$ cat flow/run.sh
#!/bin/bash
# the make line also repeats each setting of config.mk as NAME=value (left out here)
make -C /OpenROAD-flow-scripts/flow DESIGN_CONFIG=/design/flow/config.mk WORK_HOME=/design/flow/orfs CLKGATE_MAP_FILE= finish
$ cat flow/config.mk
export PLATFORM = sky130hd
export DESIGN_NAME = system
export DESIGN_NICKNAME = system
export VERILOG_FILES = /design/flow/design.v
export SDC_FILE = /design/flow/constraint.sdc
export NUM_CORES = 4
export LEC_CHECK = 0
export CAP_MARGIN = 20
export CELL_PAD_IN_SITES_DETAIL_PLACEMENT = 0
export CORE_MARGIN = 2
export CORE_UTILIZATION = 71
export CTS_CLUSTER_DIAMETER = 107
export CTS_CLUSTER_SIZE = 82
export MAX_ROUTING_LAYER = met4
export MIN_ROUTING_LAYER = met1
export PLACE_DENSITY_LB_ADDON = 0.18
export SETUP_SLACK_MARGIN = 3.35
export SLEW_MARGIN = 20
export TNS_END_PERCENT = 85
$ cat flow/constraint.sdc
create_clock -name core_clock -period 11.9 [get_ports {clk}]
set_input_delay 2.3800 -clock core_clock [delete_from_list [all_inputs] [get_ports {clk}]]
set_output_delay 2.3800 -clock core_clock [all_outputs]
set_load 0.01 [all_outputs]
$ cat flow/design.v
module conv(clk,rst,clear,w_w,w_in,if_w,if_in,out);
 input	clk;
 input	rst;
 input	clear;
 input	w_w;
 input	if_w;	
 input [16-1:0] w_in;
 input [16-1:0] if_in;
 output signed [16*2+1:0]out;
 wire signed [16*2:0]out1;
 reg signed [16-1:0] weight [2:0];
 reg signed [16-1:0] feature [2:0];
 always@(posedge rst  or posedge clk)
begin
if(rst)
begin
weight[0]<=16'd0;
weight[1]<=16'd0;
weight[2]<=16'd0;
feature[0]<=16'd0;
feature[1]<=16'd0;
feature[2]<=16'd0;
end
else if(clear)
begin
weight[0]<=16'd0;
weight[1]<=16'd0;
weight[2]<=16'd0;
feature[0]<=16'd0;
feature[1]<=16'd0;
feature[2]<=16'd0;
end
else
begin
if(w_w==1'b1 )
begin
weight[0]<=weight[1];
weight[1]<=weight[2];
weight[2]<=w_in;
end
if(if_w==1'b1 )
begin
feature[0]<=feature[1];
feature[1]<=feature[2];
feature[2]<=if_in;
end
end
end
assign out1 = weight[2]*feature[2]+weight[1]*feature[1]+weight[0]*feature[0];
assign out  ={out1[32],out1};
endmodule
module sat_adder(in0, in1, in2, sum);
input  signed[33:0]	in0, in1, in2;
output signed[15:0]	sum;
wire signed[35:0]temp=(in0+in1+in2);
assign sum=($signed(temp)>$signed(36'd255))?16'd255:($signed(temp)<$signed(36'd0))?16'd0:temp[15:0];
endmodule
module Controller (clk, rst, ROM_IF_A, ROM_W_A, ROM_IF_OE, ROM_W_OE, RAM_A, 
					RAM_WE, RAM_OE, sel_if, sel_w, clear, done);
  parameter INIT    = 3'b000,READ_W=3'b001,WRITE=3'b010,READ_C=3'b011,READ_9=3'b100,Done=3'b101;
  input         clk;
  input         rst;
  output reg [19:0] ROM_IF_A, ROM_W_A;
  output reg		ROM_IF_OE, ROM_W_OE;
  output reg [19:0] RAM_A;
  output reg		RAM_WE;
  output reg		RAM_OE;
  output reg [2:0]  sel_if, sel_w;
  output reg		clear;
  output reg 		done;
  reg	[2:0] tsel_if, tsel_w;
  reg   [2:0]  state,n_state;
  reg	[19:0] column;
  reg   [19:0]  row;
  reg   [3:0]	counter;
always@(posedge clk or posedge rst)begin 
if(rst)
	state<=INIT;
else
	state<=n_state;
end
always@(posedge clk or posedge rst)begin 
  if(rst)begin
    counter<=4'd0;
  end
else if(state==READ_W && counter==4'd9)
      counter<=4'd0;
  else if(state==READ_W)
     counter<=counter+4'd1;
  else if(state==READ_C)
     counter<=counter+4'd1;
  else if(state==READ_9)
     counter<=counter+4'd1;
  else if(state==WRITE || state==INIT)
     counter<=4'd0;
end
always@(*)begin 
    if(state==INIT)begin
    sel_w=3'b0;
      sel_if=3'b0;
end
else if(state==READ_W)
	begin
if(counter==4'd0)begin
                  sel_w=3'b000;
		  sel_if=3'b000;
              end
else  if(counter==4'd1)begin
  			sel_w=3'b001;
		  sel_if=3'b001;
end
else if(counter==4'd2)begin
  			sel_w=3'b001;
		  sel_if=3'b001;
end
else if(counter==4'd3)begin
  			sel_w=3'b001;
		  sel_if=3'b001;
end
else   if(counter==4'd4)begin
                  sel_w=3'b010;
		  sel_if=3'b010;
              end
else   if(counter==4'd5)begin
                  sel_w=3'b010;
		  sel_if=3'b010;
              end
else   if(counter==4'd6)begin
                  sel_w=3'b010;
		  sel_if=3'b010;
              end
else  if(counter==4'd7)begin
                  sel_w=3'b100;
	          sel_if=3'b100;
              end
else  if(counter==4'd8)begin
                  sel_w=3'b100;
	          sel_if=3'b100;
              end
else  if(counter==4'd9)begin
                  sel_w=3'b100;
	          sel_if=3'b100;
              end
else begin
 	           sel_w=3'b100;
	          sel_if=3'b100;
    end
end
else if(state==READ_C)
	begin
          if(counter==4'd0)begin
                  sel_if=3'b000;
	            sel_w=3'b000;
              end
         else if(counter==4'd1)begin
                  sel_if=3'b001;
			sel_w=3'b000;
              end
         else if(counter==4'd2)begin
                  sel_if=3'b010;
			sel_w=3'b000;
              end
	 else if(counter==4'd3)begin
                  sel_if=3'b100;
			sel_w=3'b000;
              end
else  begin
			sel_if=3'b100;
			sel_w=3'b000;
end
    end
else if(state==READ_9)begin
if(counter==4'd0)begin
                  sel_w=3'b000;
		  sel_if=3'b000;
              end
else  if(counter==4'd1)begin
  			sel_w=3'b000;
		  sel_if=3'b001;
end
else if(counter==4'd2)begin
  			sel_w=3'b000;
		  sel_if=3'b001;
end
else if(counter==4'd3)begin
  			sel_w=3'b000;
		  sel_if=3'b001;
end
else   if(counter==4'd4)begin
                  sel_w=3'b000;
		  sel_if=3'b010;
              end
else   if(counter==4'd5)begin
                  sel_w=3'b000;
		  sel_if=3'b010;
              end
else   if(counter==4'd6)begin
                  sel_w=3'b000;
		  sel_if=3'b010;
              end
else  if(counter==4'd7)begin
                  sel_w=3'b000;
	          sel_if=3'b100;
              end
else  if(counter==4'd8)begin
                  sel_w=3'b000;
	          sel_if=3'b100;
              end
else  if(counter==4'd9)begin
                  sel_w=3'b000;
	          sel_if=3'b100;
              end
else begin
sel_w=3'b000;
	          sel_if=3'b100;
end
end
	else if(state==WRITE)
   begin
	          sel_if=3'b000;
                  sel_w=3'b000;
    end
     else
begin
		sel_if=3'b000;
                  sel_w=3'b000;
end
end
always@(*)begin 
if(state==INIT)
RAM_A=20'd0;
if(column==20'd0)
RAM_A=(row<<8)+column;
else
RAM_A=(row<<8)+(column-20'd2);
end
always@(*)begin 
if(state==INIT)
ROM_IF_A=20'd0;
 else   if(state==READ_W)begin
   if(counter==4'd0)begin
    ROM_IF_A=(row<<8)+(row<<1)+column;
   end
  else if(counter==4'd1)begin
    ROM_IF_A=(row<<8)+(row<<1)+(column+20'd1);
   end
   else if(counter==4'd2)begin
    ROM_IF_A=(row<<8)+(row<<1)+(column+20'd2);
   end
   else if(counter==4'd3)begin
    ROM_IF_A=((row+20'd1)<<8)+((row+20'd1)<<1)+column;
   end
    else if(counter==4'd4)begin
    ROM_IF_A=((row+20'd1)<<8)+((row+20'd1)<<1)+(column+20'd1);
   end
    else if(counter==4'd5)begin
    ROM_IF_A=((row+20'd1)<<8)+((row+20'd1)<<1)+(column+20'd2);
   end
    else if(counter==4'd6)begin
    ROM_IF_A=((row+20'd2)<<8)+((row+20'd2)<<1)+column;
   end
    else if(counter==4'd7)begin
    ROM_IF_A=((row+20'd2)<<8)+((row+20'd2)<<1)+(column+20'd1);
   end
    else if(counter==4'd8)begin
    ROM_IF_A=((row+20'd2)<<8)+((row+20'd2)<<1)+(column+20'd2);
   end
    else if(counter==4'd9)begin
    ROM_IF_A=((row+20'd2)<<8)+((row+20'd2)<<1)+(column+20'd2);
   end
else ROM_IF_A=((row+20'd2)<<8)+((row+20'd2)<<1)+(column+20'd2);
   end
   else if(state==READ_9)begin
    if(counter==4'd0)begin
    ROM_IF_A=(row<<8)+(row<<1)+column;
   end
  else if(counter==4'd1)begin
    ROM_IF_A=(row<<8)+(row<<1)+(column+20'd1);
   end
   else if(counter==4'd2)begin
    ROM_IF_A=(row<<8)+(row<<1)+(column+20'd2);
   end
   else if(counter==4'd3)begin
    ROM_IF_A=((row+20'd1)<<8)+((row+20'd1)<<1)+column;
   end
    else if(counter==4'd4)begin
    ROM_IF_A=((row+20'd1)<<8)+((row+20'd1)<<1)+(column+20'd1);
   end
    else if(counter==4'd5)begin
    ROM_IF_A=((row+20'd1)<<8)+((row+20'd1)<<1)+(column+20'd2);
   end
    else if(counter==4'd6)begin
    ROM_IF_A=((row+20'd2)<<8)+((row+20'd2)<<1)+column;
   end
    else if(counter==4'd7)begin
    ROM_IF_A=((row+20'd2)<<8)+((row+20'd2)<<1)+(column+20'd1);
   end
    else if(counter==4'd8)begin
    ROM_IF_A=((row+20'd2)<<8)+((row+20'd2)<<1)+(column+20'd2);
   end
    else if(counter==4'd9)begin
    ROM_IF_A=((row+20'd2)<<8)+((row+20'd2)<<1)+(column+20'd2);
   end
else ROM_IF_A=((row+20'd2)<<8)+((row+20'd2)<<1)+(column+20'd2);
    end   
   else if(state==READ_C)begin
          if(counter==4'd0)begin
             ROM_IF_A=(row<<8)+(row<<1)+column;
          end
         else if(counter==4'd1)begin
             ROM_IF_A=((row+20'd1)<<8)+((row+20'd1)<<1)+column;
          end
         else if(counter==4'd2)begin
             ROM_IF_A=((row+20'd2)<<8)+((row+20'd2)<<1)+column;
          end
	 else if(counter==4'd3)begin
             ROM_IF_A=((row+20'd2)<<8)+((row+20'd2)<<1)+column;
          end
         else
 ROM_IF_A=((row+20'd2)<<8)+((row+20'd2)<<1)+column;
   end
else
ROM_IF_A=20'd0;
end
always@(*)begin 
   if(state==INIT)
ROM_W_A=20'd0;
 else   if(state==READ_W)begin
          if(counter==4'd0)begin
             ROM_W_A=20'd0;
              end
         else if(counter==4'd1)begin
             ROM_W_A=20'd1;
              end
         else if(counter==4'd2)begin
             ROM_W_A=20'd2;
              end
         else if(counter==4'd3)begin
             ROM_W_A=20'd3;
              end
         else if(counter==4'd4)begin
             ROM_W_A=20'd4;
              end
         else if(counter==4'd5)begin
             ROM_W_A=20'd5;
              end
         else if(counter==4'd6)begin
             ROM_W_A=20'd6;
              end
         else if(counter==4'd7)begin
             ROM_W_A=20'd7;
              end
         else if(counter==4'd8)begin
             ROM_W_A=20'd8;
              end
	else if(counter==4'd9)begin
	ROM_W_A=20'd8;
	end
else ROM_W_A=20'd8;
    end   
else
ROM_W_A=20'd0;
end
always@(posedge clk or posedge rst)begin 
  if(rst)begin
     column<=20'd0;
	 row<=20'd0;
  end
else if (column==20'd0 && state==WRITE)
begin
column<=column+20'd3;
end
  else if(state==WRITE && column==20'd257)begin
        column<=20'd0;
        row<=row+20'd1;
   end
  else if(state==WRITE)
   column<=column+20'd1;
  else if(state==READ_C)
  row<=row;
end
always@(*)begin 
  case(state)
       INIT:begin
            n_state=READ_W;
end
       READ_W:begin
                  if(counter==4'd9)
                     n_state=WRITE;
                  else
                     n_state=READ_W;
              end
       READ_C:begin
                  if(counter==4'd3)
                     n_state=WRITE;
                  else
                     n_state=READ_C;
              end
       READ_9:begin
                  if(counter==4'd9)
                     n_state=WRITE;
                  else
                     n_state=READ_9;
              end
       WRITE:begin
                  if(column==20'd257&&row==20'd255)
                     n_state=Done;
                  else if(column==20'd257)
                     n_state=READ_9;
                  else
                     n_state=READ_C;
              end
       Done:n_state=INIT;    
 default:n_state=Done;
endcase
end
always@(*)begin  
case(state)
INIT:begin
	ROM_IF_OE=1'b0;
	ROM_W_OE=1'b0;
	RAM_WE=1'b0;
	RAM_OE=1'b0;
	clear=1'b0;
	done=1'b0;
	end
READ_W:begin
        ROM_IF_OE=1'b1;
	ROM_W_OE=1'b1;
	RAM_WE=1'b0;
	RAM_OE=1'b0;
	clear=1'b0;
	done=1'b0;
      end
WRITE:begin
      ROM_IF_OE=1'b0;
	ROM_W_OE=1'b0;
	RAM_WE=1'b1;
	RAM_OE=1'b0;
	clear=1'b0;
	done=1'b0;
	end
READ_C:begin
      ROM_IF_OE=1'b1;
	ROM_W_OE=1'b0;
	RAM_WE=1'b0;
	RAM_OE=1'b0;
	clear=1'b0;
	done=1'b0;
	end
READ_9:begin
      ROM_IF_OE=1'b1;
	ROM_W_OE=1'b0;
	RAM_WE=1'b0;
	RAM_OE=1'b0;
	clear=1'b0;
	done=1'b0;
	end
Done:begin
      ROM_IF_OE=1'b0;
	ROM_W_OE=1'b0;
	RAM_WE=1'b0;
	RAM_OE=1'b0;
	clear=1'b0;
	done=1'b1;
	end
default:begin
	ROM_IF_OE=1'b0;
	ROM_W_OE=1'b0;
	RAM_WE=1'b0;
	RAM_OE=1'b0;
	clear=1'b0;
	done=1'b0;
	end
endcase
end
endmodule
`timescale 1ns/10ps
module system (clk, rst, ROM_IF_Q, ROM_W_Q, RAM_Q, ROM_IF_A, ROM_W_A,
  ROM_IF_OE, ROM_W_OE, RAM_A, RAM_WE, RAM_OE, RAM_D, done);
  input         clk;
  input         rst;
  input  [15:0] ROM_IF_Q, ROM_W_Q;
  input  [15:0] RAM_Q;
  output [19:0] ROM_IF_A, ROM_W_A;
  output		ROM_IF_OE, ROM_W_OE;
  output [19:0] RAM_A;
  output        RAM_WE;
  output        RAM_OE;
  output [15:0] RAM_D;
  output        done;
  wire [2:0]  sel_if, sel_w;
  wire 		  clear;
  wire [33:0]	out0, out1, out2;
  conv conv1 (
  .clk(clk), .rst(rst), .clear(clear), .w_w(sel_w[0]), .w_in(ROM_W_Q), .if_w(sel_if[0]), .if_in(ROM_IF_Q), .out(out0));
  conv conv2 (
  .clk(clk), .rst(rst), .clear(clear), .w_w(sel_w[1]), .w_in(ROM_W_Q), .if_w(sel_if[1]), .if_in(ROM_IF_Q), .out(out1));
  conv conv3 (
  .clk(clk), .rst(rst), .clear(clear), .w_w(sel_w[2]), .w_in(ROM_W_Q), .if_w(sel_if[2]), .if_in(ROM_IF_Q), .out(out2));
  sat_adder a1 (
  .in0(out0), .in1(out1), .in2(out2), .sum(RAM_D));
  Controller c1(
  .clk(clk), .rst(rst), .ROM_IF_A(ROM_IF_A), .ROM_W_A(ROM_W_A), .ROM_IF_OE(ROM_IF_OE),
  .ROM_W_OE(ROM_W_OE), .RAM_A(RAM_A), .RAM_WE(RAM_WE), .RAM_OE(RAM_OE), .sel_if(sel_if),
  .sel_w(sel_w), .clear(clear), .done(done));
endmodule
==> results of run 1 <==
per-stage QoR:
step | hold slack (ps) | worst slack (ps) | power [mW] | utilization [%] | cell area (um^2)
after floorplan | 414.3 | -3455 | 1.457 | - | 122500
after global placement | 374.1 | -5141 | 1.695 | 81.13 | 137700
after detailed placement | 366.2 | -5591 | 1.716 | 81.13 | 137700
after CTS | 393.2 | -5465 | 2.962 | 82.81 | 140500
what timing repair did:
action / in CTS
buffers inserted: 55
resized: 341
pin swaps: 125
setup endpoints to repair: 19
gates cloned: 0
==> run summary, run 1 <==
Status - did not finish
Fail Step - global routing (5_1_grt)
Area share, top type - 42.98%
Chip area - 174400 um^2
Post-CTS Hold Buffers - 0
Most used flip-flop cell - dfrtp_1
Area share of fa/ha/maj cells after synthesis - 53.88%
Die height - 417.6 um
Post-synth top cells - 3027 x inv_1, 2608 x fa_1, 1446 x nand2_1, 1058 x ha_1, 1027 x and2_1
Ys flops - 338
Mapped Avg Cell Area - 9.190 um^2
Synthesis warning total - 4
Placer Congestion - 1.047
Boundary Pins - 131
Ys cells - 13220
Number of flops mapped to enable cells by yosys - 0
Number of CTS-inserted buffers - 30
Ys async rst share - 100.0%
DP HPWL - 347300 um
Sequential element share of the synthesized area - 6.965%
Deepest clock path buffer count - 3
Mapped Cells - 13220
Xor+xnor area frac - 4.445%
Yosys stat area - 121500 um^2
Synth cell types - 99
Clock tree root buffer cell - clkbuf_16
Die X - 417.6 um
Fp util - 71.59%
Dominant kind of combinational cell - adder cells
PortBufs - 89
Top-count cell post-synth - inv_1
Simple share - 14.05%
H-tree levels - 1
Synth mux share - 2.740%
Synth area leaders - fa_1 43%, ha_1 11%, inv_1 9.4%
FP Rows - 151
Largest area contributor in the netlist - fa_1
Total core area - 169700 um^2
Placed Cells - 16860
Ao+oa area frac - 7.015%
Num Clock Sinks - 338
Synthesized cell area - 121500 um^2
==> run 2: changes to the inputs <==
Settings changed: CORE_UTILIZATION 71 to 72, CTS_CLUSTER_SIZE 82 to 14, PLACE_DENSITY set to 0.92, PLACE_DENSITY_LB_ADDON 0.18 to not set, SETUP_SLACK_MARGIN 3.35 to -1.01.
Clock period 11.9 ns to 14.9 ns, I/O delays scaled along.
==> run 2 against run 1 <==
Against the previous run: the flow again stops in global routing (5_1_grt); area after synthesis unchanged; synthesized cell count unchanged; die area down 1.4%.
==> run summary, run 2 <==
Status - did not finish (unchanged)
Fail Step - global routing (5_1_grt) (unchanged)
Log Error - [ERROR GRT-0232] Routing congestion too high. Check the congestion heatmap in the GUI.
Num Clock Sinks - 338 (unchanged)
FP Rows - 150 (was 151)
Chip area - 172000 um^2 (was 174400 um^2)
Number of CTS-inserted buffers - 37 (was 30)
Post-synth top cells - 3027 x inv_1, 2608 x fa_1, 1446 x nand2_1, 1058 x ha_1, 1027 x and2_1 (unchanged)
Fp util - 72.55% (was 71.59%)
Die height - 414.7 um (was 417.6 um)
Die X - 414.7 um (was 417.6 um)
Area share of fa/ha/maj cells after synthesis - 53.88% (unchanged)
Mapped Avg Cell Area - 9.190 um^2 (unchanged)
Synth area leaders - fa_1 43%, ha_1 11%, inv_1 9.4% (unchanged)
Synth cell types - 99 (unchanged)
Most used flip-flop cell - dfrtp_1 (unchanged)
Simple share - 14.05% (unchanged)
Synth mux share - 2.740% (unchanged)
DP HPWL - 326700 um (was 347300 um)
GRT Total Usage - 64.47%
Clock tree root buffer cell - clkbuf_16 (unchanged)
Area share, top type - 42.98% (unchanged)
Top-count cell post-synth - inv_1 (unchanged)
Total core area - 167400 um^2 (was 169700 um^2)
Sequential element share of the synthesized area - 6.965% (unchanged)
PortBufs - 89 (unchanged)
H-tree levels - 2 (was 1)
Synthesized cell area - 121500 um^2 (unchanged)
Mapped Cells - 13220 (unchanged)
Remaining global-route overflow - 152
Ys flops - 338 (unchanged)
Ys async rst share - 100.0% (unchanged)
Placed Cells - 16530 (was 16860)
Ys cells - 13220 (unchanged)
Yosys stat area - 121500 um^2 (unchanged)
Boundary Pins - 131 (unchanged)
Largest area contributor in the netlist - fa_1 (unchanged)
Placer Congestion - 1.082 (was 1.047)
Dominant kind of combinational cell - adder cells (unchanged)
Number of flops mapped to enable cells by yosys - 0 (unchanged)
Xor+xnor area frac - 4.445% (unchanged)
Ao+oa area frac - 7.015% (unchanged)
Synthesis warning total - 4 (unchanged)
Deepest clock path buffer count - 3 (unchanged)
## run 2: metrics by stage
step / setup TNS (ps) / util [%] / cell area, um^2 / setup WS, ps
after CTS: -25160 / 82.15 / 137500 / -3290
after global placement: -21780 / 80.70 / 135100 / -2751
after detailed placement: -26380 / 80.70 / 135100 / -3335
after floorplan: -8359 / - / 122500 / -1055
## run 2: routing by layer
layer	overflow	track usage, %
met1	3	65.56
met3	4	43.52
met2	85	82.62
met5	-	-
met4	60	57.10
## run 2: timing repair
| item | 4_1_cts |
|---|---|
| resized | 245 |
| hold buffers | 0 |
| setup endpoints to repair | 8 |
| buffers inserted | 50 |
| pin swaps | 100 |
==> run 3: changes to the inputs <==
Settings changed: CAP_MARGIN 20 to 25, CELL_PAD_IN_SITES_DETAIL_PLACEMENT 0 to not set, CORE_UTILIZATION 72 to 27, CTS_CLUSTER_DIAMETER 107 to 108, CTS_CLUSTER_SIZE 14 to 97, GPL_TIMING_DRIVEN set to 0, HOLD_SLACK_MARGIN set to 0.04, MAX_ROUTING_LAYER met4 to not set, MIN_ROUTING_LAYER met1 to met2, PLACE_DENSITY 0.92 to not set, PLACE_DENSITY_LB_ADDON set to 0.1, SETUP_SLACK_MARGIN -1.01 to 4.39, TNS_END_PERCENT 85 to not set.
Clock period 14.9 ns to 27.4 ns, I/O delays scaled along.
==> run 3 against run 2 <==
Against the previous run: the layout now fails its checks (antenna violations); area after synthesis did not move; die area rose to 2.6 times the previous value; synthesized cell count did not move.
==> run summary, run 3 <==
Worst Hold Path Cells - 0
Detailed Route WL - 470400 um
Register share of total power - 38.9%
Number of flops mapped to enable cells by yosys - 0 (unchanged)
Most used flip-flop cell - dfrtp_1 (unchanged)
Final Util - 29.76%
Clock tree root buffer cell - clkbuf_16 (unchanged)
Synth area leaders - fa_1 43%, ha_1 11%, inv_1 9.4% (unchanged)
Unrepaired setup endpoints after global routing - no
CP top delay family - adder cells
Post-place setup slack - 4304 ps (was -3335 ps)
Post-synth top cells - 3027 x inv_1, 2608 x fa_1, 1446 x nand2_1, 1058 x ha_1, 1027 x and2_1 (unchanged)
DR vias - 124300
Startpoint types - flop
Number of CTS-inserted buffers - 35 (was 37)
Clk_skew - 55.13 ps
Sum Neg Setup Slack - 0 ps
Setup CP Type - reg2out
Placer Congestion - 0.9835 (was 1.082)
Dominant kind of combinational cell - adder cells (unchanged)
Remaining global-route overflow - 0
Buf/Inv on CP - 11
Layout Check Fails - antenna violations
Peak Freq - 44.38 MHz
Num Clock Sinks - 338 (unchanged)
DP HPWL - 382400 um (was 326700 um)
Chip area - 455200 um^2 (was 172000 um^2)
Pwr Density - 9.876 nW/um^2
Die height - 674.7 um (was 414.7 um)
Largest net degree at the start of global routing - 80
Part of the cycle the worst path needs - 82.23%
Biggest consumer - clock
Deepest clock path buffer count - 3 (unchanged)
Hold EP - c1.state[0]
Slew @ Worst Pin - 1308 ps
GRT Total Usage - 31.17%
FP Rows - 246 (was 150)
Max incr delay on CP - 610 ps
Worst-Skew Late Latency - 740 ps
Area share of fa/ha/maj cells after synthesis - 53.88% (unchanged)
Xor+xnor area frac - 4.445% (unchanged)
Total core area - 448500 um^2 (was 167400 um^2)
Synthesis warning total - 4 (unchanged)
Top-count cell post-synth - inv_1 (unchanged)
Most common cell on crit path - fa_1
Fp util - 27.08% (was 72.55%)
Die X - 674.7 um (was 414.7 um)
Boundary Pins - 131 (unchanged)
DRT iter0 DRCs - 15330
Worst reg2reg setup slack - 21540 ps
Yosys stat area - 121500 um^2 (unchanged)
Final Hold Viols - 0
Switching pwr - 0.4743 mW
Global-route wire length before repair - 683100 um
Area share, top type - 42.98% (unchanged)
Origin of the critical flop-to-flop path - c1.counter[3]
Initial antenna violation count - 60
Clock group - 0.590 mW
Worst Hold Launch - c1.state[4]
DR pass1 iterations - 9
Antenna-violating nets left - 1
CP Depth - 51
Reg2reg end - conv3.feature[1][15]
PortBufs - 89 (unchanged)
Post-CTS Hold Buffers - 0 (unchanged)
Max-cap violation count - 0
Logic power comb - 0.215 mW
Post-layout min period - 22530 ps
Number of global-route vias before repair - 149000
Status - finished with violations (was did not finish)
Ys flops - 338 (unchanged)
Largest area contributor in the netlist - fa_1 (unchanged)
Ao+oa area frac - 7.015% (unchanged)
Combinational share of power - 16.3%
Ys cells - 13220 (unchanged)
Avg WL per Cell - 24.00 um
Mapped Avg Cell Area - 9.190 um^2 (unchanged)
Clock transition at path regs - 100 ps
# DRC - 0
Setup crit end - RAM_D[2]
Pins Over Slew Limit - 0
Synth mux share - 2.740% (unchanged)
Slowest-stage cell, CP - fa_2
Max_slew headroom - 12.55%
CTS tree - built
P&R area growth vs syn - 9.886%
Net count, final - 17160
CP arrival - 17050 ps
Tool Warnings - 80
Sequential power - 0.513 mW
Critical Path Source - conv3.feature[2][4]
Sequential element share of the synthesized area - 6.965% (unchanged)
H-tree levels - 2 (unchanged)
CP Capture Type - primary output
Synthesized cell area - 121500 um^2 (unchanged)
Number of setup violations in the final report - 0
Simple share - 14.05% (unchanged)
P_leak - 63.64 nW
Mapped Cells - 13220 (unchanged)
Internal - 0.8439 mW
Min-Delay Path Class - reg2reg
Post-layout worst setup margin - 4869 ps
Clock network power share - 44.7%
Sw Share - 35.98%
Total Power - 1.318 mW
Worst VDD drop - 0.03872 mV
Worst reg2reg path depth - 10
Ys async rst share - 100.0% (unchanged)
Synth cell types - 99 (unchanged)
CP max FO - 10
Critical Path RT - 21920 ps
Via density - 6.341
==> run 3: through the flow <==
stage               hold WS, ps  cells  area (um^2)
finish                    401.8  19600       133500
global route              406.2  19470       133100
CTS                       403.2  19360       131700
detailed placement        383.8  19300       130100
global placement          383.2  19280       129900
floorplan                 414.3  13240       121600
==> run 3: what timing repair did <==
item / in CTS / in global routing
endpoints found under the setup margin: 8 / 8
resized: 152 / 442
pin swaps: 0 / 12
setup buffers: 1 / 40
==> run 3: metal layers <==
layer  vias to the layer above  global-route usage (%)  part of all wire (%)
li1                      40390                       -                     -
met1                     46150                       -                     0
met2                     35100                   35.78                    50
met3                      2404                   43.95                    43
met4                       233                   3.551                   5.7
met5                         -                   14.48                   1.3
==> run 3: layout make-up <==
| cell class | count | area, um^2 |
|---|---|---|
| antenna | 181 | 452.9 |
| buffer | 451 | 2162 |
| clock buffer | 40 | 925.9 |
| clock inverter | 24 | 324.1 |
| fill | 48240 | 315000 |
| inverter | 3036 | 11410 |
| multi-input combinational | 9416 | 100500 |
| sequential | 338 | 8678 |
| tap | 5952 | 7447 |
| timing repair buffer | 161 | 1577 |
==> run 4: changes to the inputs <==
Settings changed: CAP_MARGIN 25 to 20, CORE_UTILIZATION 27 to 72, CTS_CLUSTER_DIAMETER 108 to 66, CTS_CLUSTER_SIZE 97 to not set, GPL_TIMING_DRIVEN 0 to not set, HOLD_SLACK_MARGIN 0.04 to not set, MIN_ROUTING_LAYER met2 to not set, PLACE_DENSITY set to 0.36, PLACE_DENSITY_LB_ADDON 0.1 to not set, SETUP_SLACK_MARGIN 4.39 to 2.77.
Clock period 27.4 ns to 15.2 ns, I/O delays scaled along.
==> run 4 against run 3 <==
Against the previous run: the layout fails its checks (antenna violations, negative setup slack); global-route usage increased by 13 points; largest cell class unchanged; combinational power increased by 97%; die area decreased by 62%; hold slack improved by 65 ps; total power increased by 110%; critical path depth increased by 8; sequential power increased by 79%; register-to-register slack got worse by 11000 ps; highest routed layer unchanged; worst setup slack got worse by 8400 ps; wire length decreased by 20%.
==> run summary, run 4 <==
Tool Warnings - 84 (was 80)
Placer Congestion - 1.014 (was 0.9835)
Worst reg2reg setup slack - 10520 ps (was 21540 ps)
Min-Delay Path Class - reg2reg (unchanged)
Ys async rst share - 100.0% (unchanged)
Net count, final - 18170 (was 17160)
Fp util - 72.55% (was 27.08%)
Pins Over Slew Limit - 0 (unchanged)
Layout Check Fails - antenna violations, negative setup slack (was antenna violations)
Synth mux share - 2.740% (unchanged)
Synthesis warning total - 4 (unchanged)
Most used flip-flop cell - dfrtp_1 (unchanged)
CP max FO - 7 (was 10)
Post-synth top cells - 3027 x inv_1, 2608 x fa_1, 1446 x nand2_1, 1058 x ha_1, 1027 x and2_1 (unchanged)
Hold EP - c1.state[0] (unchanged)
DR vias - 100700 (was 124300)
Ao+oa area frac - 7.015% (unchanged)
Post-Layout Cell Count - 16740 (was 19600)
Slowest-stage cell, CP - fa_2 (unchanged)
Worst reg2reg path depth - 10 (unchanged)
Mapped Cells - 13220 (unchanged)
CTS tree - built (unchanged)
Area share of fa/ha/maj cells after synthesis - 53.88% (unchanged)
Max-cap violation count - 0 (unchanged)
Internal - 1.920 mW (was 0.8439 mW)
GRT Total Usage - 43.80% (was 31.17%)
Logic power comb - 0.423 mW (was 0.215 mW)
Sw Share - 32.10% (was 35.98%)
Status - finished with violations (unchanged)
Clk_skew - 43.64 ps (was 55.13 ps)
Sum Neg Setup Slack - -27200 ps (was 0 ps)
DR pass1 iterations - 8 (was 9)
Synth cell types - 99 (unchanged)
Die X - 414.7 um (was 674.7 um)
Clock transition at path regs - 70 ps (was 100 ps)
Top-count cell post-synth - inv_1 (unchanged)
FP Rows - 150 (was 246)
Ys cells - 13220 (unchanged)
Via density - 6.014 (was 6.341)
Mapped Avg Cell Area - 9.190 um^2 (unchanged)
Max_slew headroom - 23.17% (was 12.55%)
Number of setup violations in the final report - 8 (was 0)
Clock network power share - 52.7% (was 44.7%)
Total Power - 2.828 mW (was 1.318 mW)
Global-route wire length before repair - 587500 um (was 683100 um)
Largest net degree at the start of global routing - 82 (was 80)
Combinational share of power - 15.0% (was 16.3%)
Final Hold Viols - 0 (unchanged)
CP arrival - 15710 ps (was 17050 ps)
CP Capture Type - primary output (unchanged)
Worst Hold Launch - c1.state[4] (unchanged)
Boundary Pins - 131 (unchanged)
Most common cell on crit path - fa_1 (unchanged)
Max incr delay on CP - 610 ps (about the same)
Placed Cells - 16530 (was 19300)
CP Depth - 59 (was 51)
DP HPWL - 301000 um (was 382400 um)
Critical Path RT - 12160 ps (was 21920 ps)
Pwr Density - 20.32 nW/um^2 (was 9.876 nW/um^2)
Simple share - 14.05% (unchanged)
Die height - 414.7 um (was 674.7 um)
Dominant kind of combinational cell - adder cells (unchanged)
Number of flops mapped to enable cells by yosys - 0 (unchanged)
CP top delay family - adder cells (unchanged)
P&R area growth vs syn - 14.61% (was 9.886%)
Clock tree root buffer cell - clkbuf_16 (unchanged)
Number of CTS-inserted buffers - 58 (was 35)
Worst VDD drop - 0.09666 mV (was 0.03872 mV)
Ys flops - 338 (unchanged)
FILL cells - 9485 (was 48240)
Startpoint types - flop (unchanged)
Post-layout worst setup margin - -3545 ps (was 4869 ps)
PortBufs - 89 (unchanged)
Area share, top type - 42.98% (unchanged)
Antenna-violating nets left - 1 (unchanged)
DRT iter0 DRCs - 9348 (was 15330)
Setup crit end - RAM_D[0] (was RAM_D[2])
Remaining global-route overflow - 0 (unchanged)
Origin of the critical flop-to-flop path - c1.counter[3] (unchanged)
H-tree levels - 2 (unchanged)
Worst Hold Path Cells - 0 (unchanged)
Switching pwr - 0.9080 mW (was 0.4743 mW)
Clock group - 1.49 mW (was 0.590 mW)
# DRC - 0 (unchanged)
Num Clock Sinks - 338 (unchanged)
Critical Path Source - conv2.feature[2][4] (was conv3.feature[2][4])
Slew @ Worst Pin - 1123 ps (was 1308 ps)
Area of the multi-input gates - 101900 um^2 (was 100500 um^2)
Sequential Area - 8544 um^2 (was 8678 um^2)
Worst-Skew Late Latency - 760 ps (was 740 ps)
Detailed Route WL - 374200 um (was 470400 um)
Part of the cycle the worst path needs - 123.3% (was 82.23%)
Peak Freq - 53.35 MHz
Setup CP Type - reg2out (unchanged)
Total core area - 167400 um^2 (was 448500 um^2)
Post-layout min period - 18750 ps
Reg2reg end - conv3.feature[1][14] (was conv3.feature[1][15])
Number of global-route vias before repair - 110500 (was 149000)
Yosys stat area - 121500 um^2 (unchanged)
Buf/Inv on CP - 17 (was 11)
Largest area contributor in the netlist - fa_1 (unchanged)
Deepest clock path buffer count - 3 (unchanged)
Synth area leaders - fa_1 43%, ha_1 11%, inv_1 9.4% (unchanged)
Synthesized cell area - 121500 um^2 (unchanged)
Post-CTS Hold Buffers - 0 (unchanged)
Initial antenna violation count - 23 (was 60)
Unrepaired setup endpoints after global routing - yes (was no)
Sequential power - 0.916 mW (was 0.513 mW)
Avg WL per Cell - 22.35 um (was 24.00 um)
P_leak - 70.28 nW (was 63.64 nW)
Xor+xnor area frac - 4.445% (unchanged)
Sequential element share of the synthesized area - 6.965% (unchanged)
Register share of total power - 32.4% (was 38.9%)
Final Hold Slack - 466.4 ps (was 401.8 ps)
Biggest consumer - clock (unchanged)
Chip area - 172000 um^2 (was 455200 um^2)
==> run 4: layer usage <==
metal	vias to the layer above	track usage, %	wire, um
met2	5931	69.74	174100
met5	-	0	92
met4	14	27.92	29870
met3	1817	9.185	37940
li1	42530	-	-
met1	50390	54.92	132200
==> run 4: layout make-up <==
class / count / share of cell area (%)
sequential: 338 / 6.138
tap: 2204 / 1.981
clock inverter: 46 / 0.4269
clock buffer: 64 / 1.074
antenna: 34 / 0.06112
multi-input combinational: 9416 / 73.18
timing repair buffer: 1603 / 8.945
inverter: 3036 / 8.194
==> run 4: what timing repair did <==
| item | 4_1_cts | 5_1_grt |
|---|---|---|
| resized | 171 | 209 |
| endpoints found under the setup margin | 8 | 8 |
| setup buffers | 35 | 32 |
| pin swaps | 87 | 107 |
==> run 4: stage by stage <==
step	util (%)	setup slack (ps)	area, um^2
2_1_floorplan	-	-814.8	122500
3_3_place_gp	80.68	-2712	135100
3_5_place_dp	80.68	-2978	135100
4_1_cts	82.45	-2939	138000
5_1_grt	83.12	-3875	139100
6_report	83.15	-3545	139200
==> run 5: changes to the inputs <==
Settings changed: CELL_PAD_IN_SITES_GLOBAL_PLACEMENT set to 2, CORE_UTILIZATION 72 to 51, CTS_CLUSTER_DIAMETER 66 to not set, GPL_ROUTABILITY_DRIVEN set to 0, PLACE_DENSITY 0.36 to 0.64, SETUP_SLACK_MARGIN 2.77 to not set.
Clock period 15.2 ns to 20.4 ns, I/O delays scaled along.
==> run 5 against run 4 <==
Against the previous run: now clean on timing, DRC and antenna; register-to-register slack improved by 5000 ps; final cell count decreased by 1.4%; non-clock buffer count decreased by 1160; wire length decreased by 5.6%; largest power group unchanged.
==> run summary, run 5 <==
Status - timing/DRC/antenna clean (was finished with violations)
Sequential element share of the synthesized area - 6.965% (unchanged)
P&R area growth vs syn - 6.991% (was 14.61%)
CP max FO - 7 (unchanged)
Synthesis warning total - 4 (unchanged)
Initial antenna violation count - 15 (was 23)
CP Capture Type - primary output (unchanged)
CP top delay family - adder cells (unchanged)
Largest area contributor in the netlist - fa_1 (unchanged)
Top-count cell post-synth - inv_1 (unchanged)
Clock group - 0.981 mW (was 1.49 mW)
Worst Hold Path Cells - 0 (unchanged)
CP Depth - 56 (was 59)
Area share, top type - 42.98% (unchanged)
Max-cap violation count - 0 (unchanged)
Most used flip-flop cell - dfrtp_1 (unchanged)
Reg2reg end - conv3.feature[1][6] (was conv3.feature[1][14])
Internal - 1.332 mW (was 1.920 mW)
Avg WL per Cell - 21.41 um (was 22.35 um)
Worst VDD drop - 0.05738 mV (was 0.09666 mV)
Setup crit end - RAM_D[3] (was RAM_D[0])
# DRC - 0 (unchanged)
FP Rows - 179 (was 150)
Post-layout worst setup margin - 333.1 ps (was -3545 ps)
Post-place setup slack - 32.79 ps (was -2978 ps)
Net count, final - 17000 (was 18170)
Slowest-stage cell, CP - a311oi_4 (was fa_2)
Post-CTS Hold Buffers - 0 (unchanged)
Min-Delay Path Class - reg2reg (unchanged)
DP HPWL - 298800 um (was 301000 um)
Ys flops - 338 (unchanged)
Via density - 5.419 (was 6.014)
Xor+xnor area frac - 4.445% (unchanged)
Startpoint types - flop (unchanged)
Sum Neg Setup Slack - 0 ps (was -27200 ps)
Buf/Inv on CP - 16 (was 17)
DR pass1 iterations - 6 (was 8)
Origin of the critical flop-to-flop path - c1.counter[0] (was c1.counter[3])
Ys cells - 13220 (unchanged)
Worst-Skew Late Latency - 730 ps (was 760 ps)
Dominant kind of combinational cell - adder cells (unchanged)
Max_slew headroom - 21.87% (was 23.17%)
Die X - 492.0 um (was 414.7 um)
Num Clock Sinks - 338 (unchanged)
Post-synth top cells - 3027 x inv_1, 2608 x fa_1, 1446 x nand2_1, 1058 x ha_1, 1027 x and2_1 (unchanged)
Ys async rst share - 100.0% (unchanged)
Max incr delay on CP - 650 ps (was 610 ps)
Global-route wire length before repair - 559500 um (was 587500 um)
Number of global-route vias before repair - 95290 (was 110500)
Area share of fa/ha/maj cells after synthesis - 53.88% (unchanged)
Deepest clock path buffer count - 3 (unchanged)
Synthesized cell area - 121500 um^2 (unchanged)
Register share of total power - 35.7% (was 32.4%)
Sw Share - 30.90% (was 32.10%)
P_leak - 63.97 nW (was 70.28 nW)
Die height - 492.0 um (was 414.7 um)
Pwr Density - 14.83 nW/um^2 (was 20.32 nW/um^2)
Number of CTS-inserted buffers - 51 (was 58)
Critical Path Source - conv2.feature[1][4] (was conv2.feature[2][4])
Logic power comb - 0.259 mW (was 0.423 mW)
Largest net degree at the start of global routing - 72 (was 82)
Combinational share of power - 13.4% (was 15.0%)
Synth cell types - 99 (unchanged)
PortBufs - 89 (unchanged)
Clock tree root buffer cell - clkbuf_16 (unchanged)
Setup CP Type - reg2out (unchanged)
Post-layout min period - 20070 ps
Pins Over Slew Limit - 0 (unchanged)
DR vias - 89430 (was 100700)
CP arrival - 15990 ps (was 15710 ps)
Clock network power share - 50.9% (was 52.7%)
Boundary Pins - 131 (unchanged)
Number of flops mapped to enable cells by yosys - 0 (unchanged)
Synth area leaders - fa_1 43%, ha_1 11%, inv_1 9.4% (unchanged)
Hold EP - c1.state[0] (unchanged)
Ao+oa area frac - 7.015% (unchanged)
Fp util - 51.16% (was 72.55%)
Synth mux share - 2.740% (unchanged)
Final Hold Viols - 0 (unchanged)
Simple share - 14.05% (unchanged)
Worst reg2reg path depth - 12 (was 10)
CTS tree - built (unchanged)
Antenna-violating nets left - 0 (was 1)
GRT Total Usage - 29.92% (was 43.80%)
Tool Warnings - 81 (was 84)
Clock transition at path regs - 60 ps (was 70 ps)
Total core area - 237400 um^2 (was 167400 um^2)
Sequential power - 0.688 mW (was 0.916 mW)
Number of setup violations in the final report - 0 (was 8)
Biggest consumer - clock (unchanged)
Switching pwr - 0.5955 mW (was 0.9080 mW)
DRT iter0 DRCs - 5550 (was 9348)
Mapped Cells - 13220 (unchanged)
Part of the cycle the worst path needs - 98.37% (was 123.3%)
Most common cell on crit path - fa_1 (unchanged)
Clk_skew - 54.60 ps (was 43.64 ps)
Chip area - 242100 um^2 (was 172000 um^2)
Yosys stat area - 121500 um^2 (unchanged)
H-tree levels - 2 (unchanged)
Critical Path RT - 16320 ps (was 12160 ps)
Remaining global-route overflow - 0 (unchanged)
Mapped Avg Cell Area - 9.190 um^2 (unchanged)
Worst Hold Launch - c1.state[4] (unchanged)
Final Util - 54.74% (was 83.15%)
Slew @ Worst Pin - 1164 ps (was 1123 ps)
Worst reg2reg setup slack - 15500 ps (was 10520 ps)
Peak Freq - 49.83 MHz
Detailed Route WL - 353300 um (was 374200 um)
-- run 5: cell type report --
type / instances / area, um^2
Fill cell: 22020 / 107400
Multi-Input combinational cell: 9416 / 100600
Inverter: 3036 / 11410
Sequential cell: 338 / 8573
Tap cell: 3167 / 3963
Timing Repair Buffer: 443 / 3617
Clock buffer: 66 / 1383
Clock inverter: 30 / 391.6
Antenna cell: 7 / 17.52
-- run 5: timing repair --
| item | 4_1_cts | 5_1_grt |
|---|---|---|
| gates resized | 88 | 169 |
| setup buffers | 7 | 42 |
| pin swaps | 8 | 51 |
| setup endpoints to repair | 8 | 8 |
-- run 5: per-stage QoR --
step / power [mW] / area, um^2 / hold slack, ps / cells
global placement: 0.9532 / 126900 / 373.8 / 16350
floorplan: 0.8436 / 121600 / 414.3 / 13240
detailed placement: 0.9551 / 126900 / 384.8 / 16350
global route: 1.999 / 129900 / 416.5 / 16500
finish: 1.927 / 130000 / 405.1 / 16500
CTS: 1.952 / 129100 / 405.5 / 16460
-- run 5: per-layer routing --
metal  wire length, um  vias to the layer above  track usage [%]  share of wire (%)
li1                  -                    40200                -                  -
met1            159300                    46470            43.09                 45
met2            166300                     2332            48.77                 47
met3             18180                      423            3.127                5.1
met4              9557                        2            6.959                2.7
met5                13                        -                0             0.0037
==> run 6: changes to the inputs <==
Settings changed: ABC_AREA set to 0, CELL_PAD_IN_SITES_GLOBAL_PLACEMENT 2 to not set, CORE_UTILIZATION 51 to 72, GPL_ROUTABILITY_DRIVEN 0 to not set, PLACE_DENSITY 0.64 to 0.92, SETUP_SLACK_MARGIN set to 1.65.
Clock period 20.4 ns to 13.9 ns, I/O delays scaled along.
==> run 6 against run 5 <==
Against the previous run: the run now fails in global routing (5_1_grt); die area down 29%; area after synthesis did not move; synthesized cell count did not move.
==> run summary, run 6 <==
Status - did not finish (was timing/DRC/antenna clean)
Fail Step - global routing (5_1_grt)
Log Error - [ERROR GRT-0232] Routing congestion too high. Check the congestion heatmap in the GUI.
Post-CTS Hold Buffers - 0 (unchanged)
Dominant kind of combinational cell - adder cells (unchanged)
Clock tree root buffer cell - clkbuf_16 (unchanged)
Ys cells - 13220 (unchanged)
Number of CTS-inserted buffers - 49 (was 51)
Mapped Cells - 13220 (unchanged)
Sequential element share of the synthesized area - 6.965% (unchanged)
Remaining global-route overflow - 17
Placer Congestion - 1.044
Ys flops - 338 (unchanged)
Die X - 414.7 um (was 492.0 um)
Largest area contributor in the netlist - fa_1 (unchanged)
Synthesized cell area - 121500 um^2 (unchanged)
Area share, top type - 42.98% (unchanged)
Synth area leaders - fa_1 43%, ha_1 11%, inv_1 9.4% (unchanged)
Mapped Avg Cell Area - 9.190 um^2 (unchanged)
Deepest clock path buffer count - 3 (unchanged)
Most used flip-flop cell - dfrtp_1 (unchanged)
Synth mux share - 2.740% (unchanged)
Area share of fa/ha/maj cells after synthesis - 53.88% (unchanged)
GRT Total Usage - 62.77%
Number of flops mapped to enable cells by yosys - 0 (unchanged)
Num Clock Sinks - 338 (unchanged)
Post-place setup slack - -4010 ps (was 32.79 ps)
Simple share - 14.05% (unchanged)
Top-count cell post-synth - inv_1 (unchanged)
Boundary Pins - 131 (unchanged)
PortBufs - 89 (unchanged)
Chip area - 172000 um^2 (was 242100 um^2)
H-tree levels - 2 (unchanged)
DP HPWL - 327800 um (was 298800 um)
FP Rows - 150 (was 179)
Synthesis warning total - 4 (unchanged)
Die height - 414.7 um (was 492.0 um)
Xor+xnor area frac - 4.445% (unchanged)
Synth cell types - 99 (unchanged)
Fp util - 72.55% (was 51.16%)
Ys async rst share - 100.0% (unchanged)
Total core area - 167400 um^2 (was 237400 um^2)
Post-synth top cells - 3027 x inv_1, 2608 x fa_1, 1446 x nand2_1, 1058 x ha_1, 1027 x and2_1 (unchanged)
Yosys stat area - 121500 um^2 (unchanged)
Ao+oa area frac - 7.015% (unchanged)
## run 6: per-layer routing
metal	GRT usage [%]	GRT overflow
met1	65.40	0
met2	82.49	3
met3	41.65	8
met4	56.02	6
met5	29.59	0
## run 6: through the flow
stage	utilization (%)	area [um^2]	instances	setup TNS [ps]
after floorplan	-	122500	13240	-14790
after global placement	80.96	135500	16590	-28570
after detailed placement	80.96	135500	16590	-31940
after CTS	82.67	138400	16730	-30690
## run 6: what timing repair did
action,in CTS
resized,209
endpoints found under the hold margin,0
buffers inserted,50
endpoints found under the setup margin,8
pin swaps,55
==> run 7: changes to the inputs <==
Settings changed: ABC_AREA 0 to not set, PLACE_DENSITY 0.92 to not set, PLACE_DENSITY_LB_ADDON set to 0.18, SETUP_SLACK_MARGIN 1.65 to not set.
Clock period 13.9 ns to 15.2 ns, I/O delays scaled along.
==> run 7 against run 6 <==
Against the previous run: now fails the layout checks on negative setup slack; die area unchanged; area after synthesis did not move; synthesized cell count stayed put.
==> run summary, run 7 <==
Synth mux share - 2.740% (unchanged)
Deepest clock path buffer count - 3 (unchanged)
DR pass1 iterations - 6
# DRC - 0
Register share of total power - 34.9%
Final Util - 82.38%
Number of flops mapped to enable cells by yosys - 0 (unchanged)
Sw Share - 32.01%
Max-cap violation count - 0
Origin of the critical flop-to-flop path - c1.counter[0]
DRT iter0 DRCs - 8580
Worst Hold Path Cells - 0
Mapped Cells - 13220 (unchanged)
Part of the cycle the worst path needs - 120.2%
Via density - 5.948
Most used flip-flop cell - dfrtp_1 (unchanged)
Sequential element share of the synthesized area - 6.965% (unchanged)
Fp util - 72.55% (unchanged)
Sum Neg Setup Slack - -24380 ps
Total core area - 167400 um^2 (unchanged)
DP HPWL - 302100 um (was 327800 um)
Unrepaired setup endpoints after global routing - yes
Post-synth top cells - 3027 x inv_1, 2608 x fa_1, 1446 x nand2_1, 1058 x ha_1, 1027 x and2_1 (unchanged)
Startpoint types - flop
Buf/Inv on CP - 13
Synthesized cell area - 121500 um^2 (unchanged)
Ao+oa area frac - 7.015% (unchanged)
CP Depth - 55
Number of CTS-inserted buffers - 48 (was 49)
Largest area contributor in the netlist - fa_1 (unchanged)
CP Capture Type - primary output
Synthesis warning total - 4 (unchanged)
Ys cells - 13220 (unchanged)
P&R area growth vs syn - 13.55%
Hold EP - c1.state[0]
Internal - 1.778 mW
Xor+xnor area frac - 4.445% (unchanged)
Min-Delay Path Class - reg2reg
Worst-Skew Late Latency - 730 ps
CTS tree - built
Clock transition at path regs - 70 ps
Slew @ Worst Pin - 1127 ps
Top-count cell post-synth - inv_1 (unchanged)
Global-route wire length before repair - 582400 um
Switching pwr - 0.8374 mW
Max incr delay on CP - 590 ps
Area share of fa/ha/maj cells after synthesis - 53.88% (unchanged)
Setup CP Type - reg2out
Dominant kind of combinational cell - adder cells (unchanged)
CP max FO - 12
Clk_skew - 36.25 ps
Pwr Density - 18.97 nW/um^2
Largest net degree at the start of global routing - 70
Simple share - 14.05% (unchanged)
Status - finished with violations (was did not finish)
Slowest-stage cell, CP - or4_4
Mapped Avg Cell Area - 9.190 um^2 (unchanged)
GRT Total Usage - 43.56%
Yosys stat area - 121500 um^2 (unchanged)
Critical Path Source - conv1.weight[2][5]
Max_slew headroom - 24.62%
Area share, top type - 42.98% (unchanged)
Layout Check Fails - negative setup slack
Worst reg2reg path depth - 11
Post-CTS Hold Buffers - 0 (unchanged)
Chip area - 172000 um^2 (unchanged)
Die X - 414.7 um (unchanged)
Most common cell on crit path - fa_1
Num Clock Sinks - 338 (unchanged)
CP arrival - 15240 ps
Boundary Pins - 131 (unchanged)
Ys flops - 338 (unchanged)
Placer Congestion - 1.033 (was 1.044)
P_leak - 69.76 nW
Post-route cell area - 137900 um^2
Area after DPL - 135100 um^2 (was 135500 um^2)
Antenna-violating nets left - 0
Worst VDD drop - 0.07856 mV
Clock tree root buffer cell - clkbuf_16 (unchanged)
Worst reg2reg setup slack - 10260 ps
PortBufs - 89 (unchanged)
Setup crit end - RAM_D[3]
Tool Warnings - 83
FP Rows - 150 (unchanged)
Pins Over Slew Limit - 0
Initial antenna violation count - 14
Synth area leaders - fa_1 43%, ha_1 11%, inv_1 9.4% (unchanged)
Final Hold Viols - 0
Remaining global-route overflow - 0
Biggest consumer - clock
Sequential power - 0.914 mW
Critical Path RT - 12160 ps
Peak Freq - 54.72 MHz
Number of global-route vias before repair - 108800
CP top delay family - adder cells
Detailed Route WL - 365800 um
Synth cell types - 99 (unchanged)
Net count, final - 18120
Avg WL per Cell - 21.94 um
Combinational share of power - 16.4%
DR vias - 99170
Number of setup violations in the final report - 8
Reg2reg end - conv3.feature[1][1]
Worst Hold Launch - c1.state[4]
Total Power - 2.616 mW
Logic power comb - 0.430 mW
Clock network power share - 48.6%
Die height - 414.7 um (unchanged)
Ys async rst share - 100.0% (unchanged)
Clock group - 1.27 mW
Post-place setup slack - -3339 ps (was -4010 ps)
H-tree levels - 2 (unchanged)
Post-layout min period - 18280 ps
Post-layout worst setup margin - -3076 ps
==> run 7: metrics by stage <==
step | hold slack [ps] | instances
detailed placement | 364.2 | 16530
global route | 394.7 | 16650
floorplan | 414.3 | 13240
CTS | 382.7 | 16640
finish | 387.8 | 16670
global placement | 365.2 | 16530
==> run 7: routing by layer <==
layer	part of all wire (%)	vias to the layer above	GRT usage (%)
li1	-	42460	-
met1	36	49850	53.85
met4	8.0	8	29.12
met5	0.016	-	0
met2	47	5267	69.51
met3	9.6	1586	9.218
==> run 7: final cells by class <==
cell class / instances / area, um^2
clock inverter: 28 / 327.8
antenna: 23 / 57.56
timing repair buffer: 1566 / 12160
tap: 2204 / 2758
multi-input combinational: 9416 / 101400
clock buffer: 61 / 1330
inverter: 3036 / 11410
sequential: 338 / 8524
fill: 9837 / 29490
==> run 7: timing repair <==
item,CTS,global route
gates resized,177,77
setup buffers,22,12
pin swaps,76,55
endpoints found under the setup margin,8,8
gates cloned,0,0
==> run 8: changes to the inputs <==
Settings changed: CAP_MARGIN 20 to 5, CTS_CLUSTER_DIAMETER set to 41, CTS_CLUSTER_SIZE set to 40, MAX_ROUTING_LAYER set to met4, PLACE_DENSITY_LB_ADDON 0.18 to not set, SETUP_SLACK_MARGIN set to 2.8.
Clock period 15.2 ns to 20.4 ns, I/O delays scaled along.
==> run 8 against run 7 <==
Against the previous run: now clean on timing, DRC and antenna; flip-flop count unchanged; first-iteration DRC count is 4.8% higher; combinational power shrank 36%; hold slack gained 69 ps; final cell count shrank 6.1%; sequential power is 24% lower; sequential share of layout area is 0.38 points higher.
==> run summary, run 8 <==
Status - timing/DRC/antenna clean (was finished with violations)
Startpoint types - flop (unchanged)
Sw Share - 30.13% (was 32.01%)
Tool Warnings - 87 (was 83)
Post-CTS Hold Buffers - 0 (unchanged)
CP top delay family - adder cells (unchanged)
Avg WL per Cell - 23.54 um (was 21.94 um)
Biggest consumer - clock (unchanged)
Placer Congestion - 0.9914 (was 1.033)
Die X - 414.7 um (unchanged)
Clock group - 1.44 mW (was 1.27 mW)
Switching pwr - 0.7259 mW (was 0.8374 mW)
Hold EP - c1.state[0] (unchanged)
FP Rows - 150 (unchanged)
Deepest clock path buffer count - 3 (unchanged)
Die height - 414.7 um (unchanged)
Chip area - 172000 um^2 (unchanged)
Number of global-route vias before repair - 103800 (was 108800)
CP Depth - 57 (was 55)
Sum Neg Setup Slack - 0 ps (was -24380 ps)
Critical Path Source - conv2.weight[2][8] (was conv1.weight[2][5])
DR pass1 iterations - 9 (was 6)
Min-Delay Path Class - reg2reg (unchanged)
Top-count cell post-synth - inv_1 (unchanged)
Register share of total power - 28.7% (was 34.9%)
Worst reg2reg setup slack - 15660 ps (was 10260 ps)
Origin of the critical flop-to-flop path - c1.counter[0] (unchanged)
Part of the cycle the worst path needs - 97.60% (was 120.2%)
Mapped Avg Cell Area - 9.190 um^2 (unchanged)
Num Clock Sinks - 338 (unchanged)
DR vias - 96260 (was 99170)
Slowest-stage cell, CP - or4_4 (unchanged)
Synth cell types - 99 (unchanged)
Sequential element share of the synthesized area - 6.965% (unchanged)
DRT iter0 DRCs - 8995 (was 8580)
Net count, final - 17050 (was 18120)
Max incr delay on CP - 600 ps (was 590 ps)
CP max FO - 5 (was 12)
P&R area growth vs syn - 8.977% (was 13.55%)
Detailed Route WL - 368400 um (was 365800 um)
Clock transition at path regs - 60 ps (was 70 ps)
Area share of fa/ha/maj cells after synthesis - 53.88% (unchanged)
Internal - 1.683 mW (was 1.778 mW)
Pwr Density - 18.20 nW/um^2 (was 18.97 nW/um^2)
Ys flops - 338 (unchanged)
Most common cell on crit path - fa_1 (unchanged)
P_leak - 64.72 nW (was 69.76 nW)
CP Capture Type - primary output (unchanged)
Number of flops mapped to enable cells by yosys - 0 (unchanged)
Largest area contributor in the netlist - fa_1 (unchanged)
Worst VDD drop - 0.06509 mV (was 0.07856 mV)
Dominant kind of combinational cell - adder cells (unchanged)
Mapped Cells - 13220 (unchanged)
Area share, top type - 42.98% (unchanged)
Via density - 6.151 (was 5.948)
Synth mux share - 2.740% (unchanged)
Setup crit end - RAM_D[7] (was RAM_D[3])
Boundary Pins - 131 (unchanged)
Buf/Inv on CP - 14 (was 13)
Setup CP Type - reg2out (unchanged)
Ao+oa area frac - 7.015% (unchanged)
Fp util - 72.55% (unchanged)
Unrepaired setup endpoints after global routing - yes (unchanged)
Largest net degree at the start of global routing - 108 (was 70)
Xor+xnor area frac - 4.445% (unchanged)
Max-cap violation count - 0 (unchanged)
Remaining global-route overflow - 0 (unchanged)
Synth area leaders - fa_1 43%, ha_1 11%, inv_1 9.4% (unchanged)
Simple share - 14.05% (unchanged)
Reg2reg end - conv3.feature[1][5] (was conv3.feature[1][1])
Worst Hold Path Cells - 0 (unchanged)
GRT Total Usage - 43.68% (was 43.56%)
Combinational share of power - 11.4% (was 16.4%)
DP HPWL - 281400 um (was 302100 um)
Ys async rst share - 100.0% (unchanged)
# DRC - 0 (unchanged)
Logic power comb - 0.275 mW (was 0.430 mW)
Initial antenna violation count - 28 (was 14)
Slew @ Worst Pin - 1234 ps (was 1127 ps)
Synthesis warning total - 4 (unchanged)
Clk_skew - 52.16 ps (was 36.25 ps)
Worst reg2reg path depth - 13 (was 11)
H-tree levels - 3 (was 2)
Post-layout worst setup margin - 489.2 ps (was -3076 ps)
Ys cells - 13220 (unchanged)
Clock network power share - 59.9% (was 48.6%)
Post-place setup slack - 158.6 ps (was -3339 ps)
Antenna-violating nets left - 0 (unchanged)
FILL cells - 10280 (was 9837)
Post-synth top cells - 3027 x inv_1, 2608 x fa_1, 1446 x nand2_1, 1058 x ha_1, 1027 x and2_1 (unchanged)
CTS tree - built (unchanged)
CP arrival - 15830 ps (was 15240 ps)
Pins Over Slew Limit - 0 (unchanged)
Sequential Area - 8691 um^2 (was 8524 um^2)
Area of the multi-input gates - 102600 um^2 (was 101400 um^2)
Global-route wire length before repair - 563400 um (was 582400 um)
Post-layout min period - 19910 ps
Worst Hold Launch - c1.state[4] (unchanged)
Sequential power - 0.691 mW (was 0.914 mW)
Peak Freq - 50.22 MHz
Critical Path RT - 16320 ps (was 12160 ps)
Final Hold Viols - 0 (unchanged)
Total core area - 167400 um^2 (unchanged)
Clock tree root buffer cell - clkbuf_16 (unchanged)
Max_slew headroom - 17.17% (was 24.62%)
Synthesized cell area - 121500 um^2 (unchanged)
Worst-Skew Late Latency - 750 ps (was 730 ps)
Number of CTS-inserted buffers - 83 (was 48)
Most used flip-flop cell - dfrtp_1 (unchanged)
Yosys stat area - 121500 um^2 (unchanged)
PortBufs - 89 (unchanged)
Number of setup violations in the final report - 0 (was 8)
[run 8: repair_timing]
action	CTS	global route
endpoints found under the hold margin	0	0
cloned	0	0
buffers inserted	105	100
gates resized	358	407
pin swaps	87	195
endpoints found under the setup margin	8	8
[run 8: layout make-up]
class                      instances  area share [%]
tap                             2204           2.083
timing repair buffer             460           2.948
antenna                           39         0.07373
multi-input combinational       9416           77.49
inverter                        3036           8.618
clock buffer                      98           1.698
sequential                       338           6.566
clock inverter                    58          0.5208
[run 8: stage by stage]
step	hold slack (ps)	cell area [um^2]	cells	total power, mW	utilization, %
after global routing	459.4	132300	15640	2.459	79.05
after global placement	436.7	124700	15250	0.9260	74.48
after floorplan	414.3	121600	13240	0.8436	-
final	456.8	132400	15650	2.409	79.07
after CTS	450.1	129600	15510	2.372	77.41
after detailed placement	444.9	124700	15250	0.9339	74.48
[run 8: routing by layer]
layer	routed length (um)	share of wire, %	track usage [%]
met1	130400	35	53.17
met2	172600	47	68.00
met3	38060	10	9.609
met4	27320	7.4	24.55
met5	0	0	-
==> run 9: changes to the inputs <==
Settings changed: CAP_MARGIN 5 to 35, CTS_CLUSTER_DIAMETER 41 to 101, CTS_CLUSTER_SIZE 40 to 13, MAX_ROUTING_LAYER met4 to not set, PLACE_DENSITY_LB_ADDON set to 0.18, SETUP_SLACK_MARGIN 2.8 to 1.73.
Clock period 20.4 ns to 15.2 ns, I/O delays scaled along.
==> run 9 against run 8 <==
Against the previous run: now fails the layout checks on negative setup slack; largest cell class unchanged; via count increased by 3.5%; clock power shrank 31%; cell area up 4.4%; sequential power is 32% higher; area after synthesis did not move; clock skew fell by 14 ps; register-to-register slack lost 5400 ps; non-clock buffer count rose by 1147; hold slack got worse by 71 ps; final cell count grew 6.6%.
==> run summary, run 9 <==
Ao+oa area frac - 7.015% (unchanged)
GRT Total Usage - 43.76% (was 43.68%)
Biggest consumer - clock (unchanged)
P&R area growth vs syn - 13.75% (was 8.977%)
Register share of total power - 38.8% (was 28.7%)
Clock group - 1.00 mW (was 1.44 mW)
Number of CTS-inserted buffers - 37 (was 83)
Number of setup violations in the final report - 8 (was 0)
Mapped Cells - 13220 (unchanged)
Reg2reg end - conv3.feature[0][2] (was conv3.feature[1][5])
Max_slew headroom - 29.43% (was 17.17%)
Fp util - 72.55% (unchanged)
Placer Congestion - 1.033 (was 0.9914)
Dominant kind of combinational cell - adder cells (unchanged)
Most used flip-flop cell - dfrtp_1 (unchanged)
Boundary Pins - 131 (unchanged)
H-tree levels - 2 (was 3)
Synth mux share - 2.740% (unchanged)
Clock tree root buffer cell - clkbuf_16 (unchanged)
DR vias - 99640 (was 96260)
Post-layout worst setup margin - -3050 ps (was 489.2 ps)
Slowest-stage cell, CP - fa_1 (was or4_4)
Setup crit end - RAM_D[2] (was RAM_D[7])
Remaining global-route overflow - 0 (unchanged)
Slew @ Worst Pin - 1056 ps (was 1234 ps)
Max-cap violation count - 0 (unchanged)
Pwr Density - 17.05 nW/um^2 (was 18.20 nW/um^2)
Sequential element share of the synthesized area - 6.965% (unchanged)
Ys async rst share - 100.0% (unchanged)
Hold EP - c1.state[0] (unchanged)
CP Depth - 60 (was 57)
Number of flops mapped to enable cells by yosys - 0 (unchanged)
Synthesized cell area - 121500 um^2 (unchanged)
Clock network power share - 42.5% (was 59.9%)
Setup CP Type - reg2out (unchanged)
Total core area - 167400 um^2 (unchanged)
Initial antenna violation count - 18 (was 28)
Most common cell on crit path - fa_1 (unchanged)
Ys flops - 338 (unchanged)
DR pass1 iterations - 8 (was 9)
Ys cells - 13220 (unchanged)
Worst VDD drop - 0.07122 mV (was 0.06509 mV)
Combinational share of power - 18.7% (was 11.4%)
Status - finished with violations (was timing/DRC/antenna clean)
Xor+xnor area frac - 4.445% (unchanged)
Antenna-violating nets left - 0 (unchanged)
Buf/Inv on CP - 21 (was 14)
# DRC - 0 (unchanged)
Total Power - 2.356 mW (was 2.409 mW)
Post-Layout Cell Count - 16680 (was 15650)
Post-synth top cells - 3027 x inv_1, 2608 x fa_1, 1446 x nand2_1, 1058 x ha_1, 1027 x and2_1 (unchanged)
Worst reg2reg path depth - 11 (was 13)
DP HPWL - 302200 um (was 281400 um)
Top-count cell post-synth - inv_1 (unchanged)
Part of the cycle the worst path needs - 120.1% (was 97.60%)
Switching pwr - 0.7774 mW (was 0.7259 mW)
Die height - 414.7 um (unchanged)
Deepest clock path buffer count - 3 (unchanged)
Detailed Route WL - 368600 um (was 368400 um)
Mapped Avg Cell Area - 9.190 um^2 (unchanged)
Sum Neg Setup Slack - -24130 ps (was 0 ps)
Placed Cells - 16530 (was 15250)
Clk_skew - 37.69 ps (was 52.16 ps)
Via density - 5.975 (was 6.151)
CP Capture Type - primary output (unchanged)
Worst reg2reg setup slack - 10250 ps (was 15660 ps)
Area share of fa/ha/maj cells after synthesis - 53.88% (unchanged)
Yosys stat area - 121500 um^2 (unchanged)
Synth area leaders - fa_1 43%, ha_1 11%, inv_1 9.4% (unchanged)
Origin of the critical flop-to-flop path - c1.counter[0] (unchanged)
Num Clock Sinks - 338 (unchanged)
Post-layout min period - 18250 ps
Simple share - 14.05% (unchanged)
Startpoint types - flop (unchanged)
CP top delay family - adder cells (unchanged)
Layout Check Fails - negative setup slack
Net count, final - 18150 (was 17050)
Peak Freq - 54.79 MHz
Worst Hold Launch - c1.state[4] (unchanged)
Largest area contributor in the netlist - fa_1 (unchanged)
Logic power comb - 0.441 mW (was 0.275 mW)
DRT met1 WL - 129900 um (was 130400 um)
Avg WL per Cell - 22.10 um (was 23.54 um)
Area share, top type - 42.98% (unchanged)
Final Hold Viols - 0 (unchanged)
Sequential power - 0.913 mW (was 0.691 mW)
CP max FO - 6 (was 5)
Number of global-route vias before repair - 109200 (was 103800)
Critical Path Source - conv2.feature[2][4] (was conv2.weight[2][8])
Met2 wire length - 172000 um (was 172600 um)
Final Hold Slack - 385.6 ps (was 456.8 ps)
Chip area - 172000 um^2 (unchanged)
CTS tree - built (unchanged)
Unrepaired setup endpoints after global routing - yes (unchanged)
Synthesis warning total - 4 (unchanged)
Worst-Skew Late Latency - 680 ps (was 750 ps)
Clock transition at path regs - 80 ps (was 60 ps)
Pins Over Slew Limit - 0 (unchanged)
P_leak - 69.76 nW (was 64.72 nW)
FP Rows - 150 (unchanged)
CP arrival - 15210 ps (was 15830 ps)
Worst Hold Path Cells - 0 (unchanged)
Synth cell types - 99 (unchanged)
Routed length on met3 - 36730 um (was 38060 um)
Tool Warnings - 82 (was 87)
Max incr delay on CP - 580 ps (was 600 ps)
Top Metal Used - met5 (was met4)
Global-route wire length before repair - 585000 um (was 563400 um)
DRT iter0 DRCs - 8764 (was 8995)
Largest net degree at the start of global routing - 70 (was 108)
PortBufs - 89 (unchanged)
Critical Path RT - 12160 ps (was 16320 ps)
Min-Delay Path Class - reg2reg (unchanged)
Sw Share - 33.00% (was 30.13%)
Die X - 414.7 um (unchanged)
Internal - 1.578 mW (was 1.683 mW)
==> run 9: final cells by class <==
| cell class | instances | area (um^2) |
|---|---|---|
| clock buffers | 42 | 954.7 |
| fillers | 9921 | 29250 |
| clock inverters | 15 | 193.9 |
| diodes | 17 | 42.54 |
| well taps | 2204 | 2758 |
| flip-flops and latches | 338 | 8541 |
| multi-input cells | 9416 | 101700 |
| repair buffers | 1607 | 12610 |
| inverters | 3036 | 11410 |
==> run 9: per-stage QoR <==
step / utilization (%) / area (um^2) / setup WS (ps)
global route: 82.51 / 138100 / -3433
floorplan: - / 122500 / -814.8
global placement: 80.68 / 135100 / -3058
CTS: 82.00 / 137300 / -2770
detailed placement: 80.71 / 135100 / -3389
finish: 82.53 / 138200 / -3050
==> run 9: layer usage <==
metal | track usage [%] | vias to the layer above
li1 | - | 42500
met1 | 53.89 | 49990
met2 | 69.93 | 5437
met3 | 9.810 | 1699
met4 | 28.57 | 12
met5 | 0 | -
==> run 9: timing repair <==
action | CTS | global route
buffers inserted | 40 | 21
hold buffers | 0 | 0
endpoints found under the setup margin | 8 | 8
resized | 217 | 131
pin swaps | 91 | 76
Power and IR drop assume default switching activity.
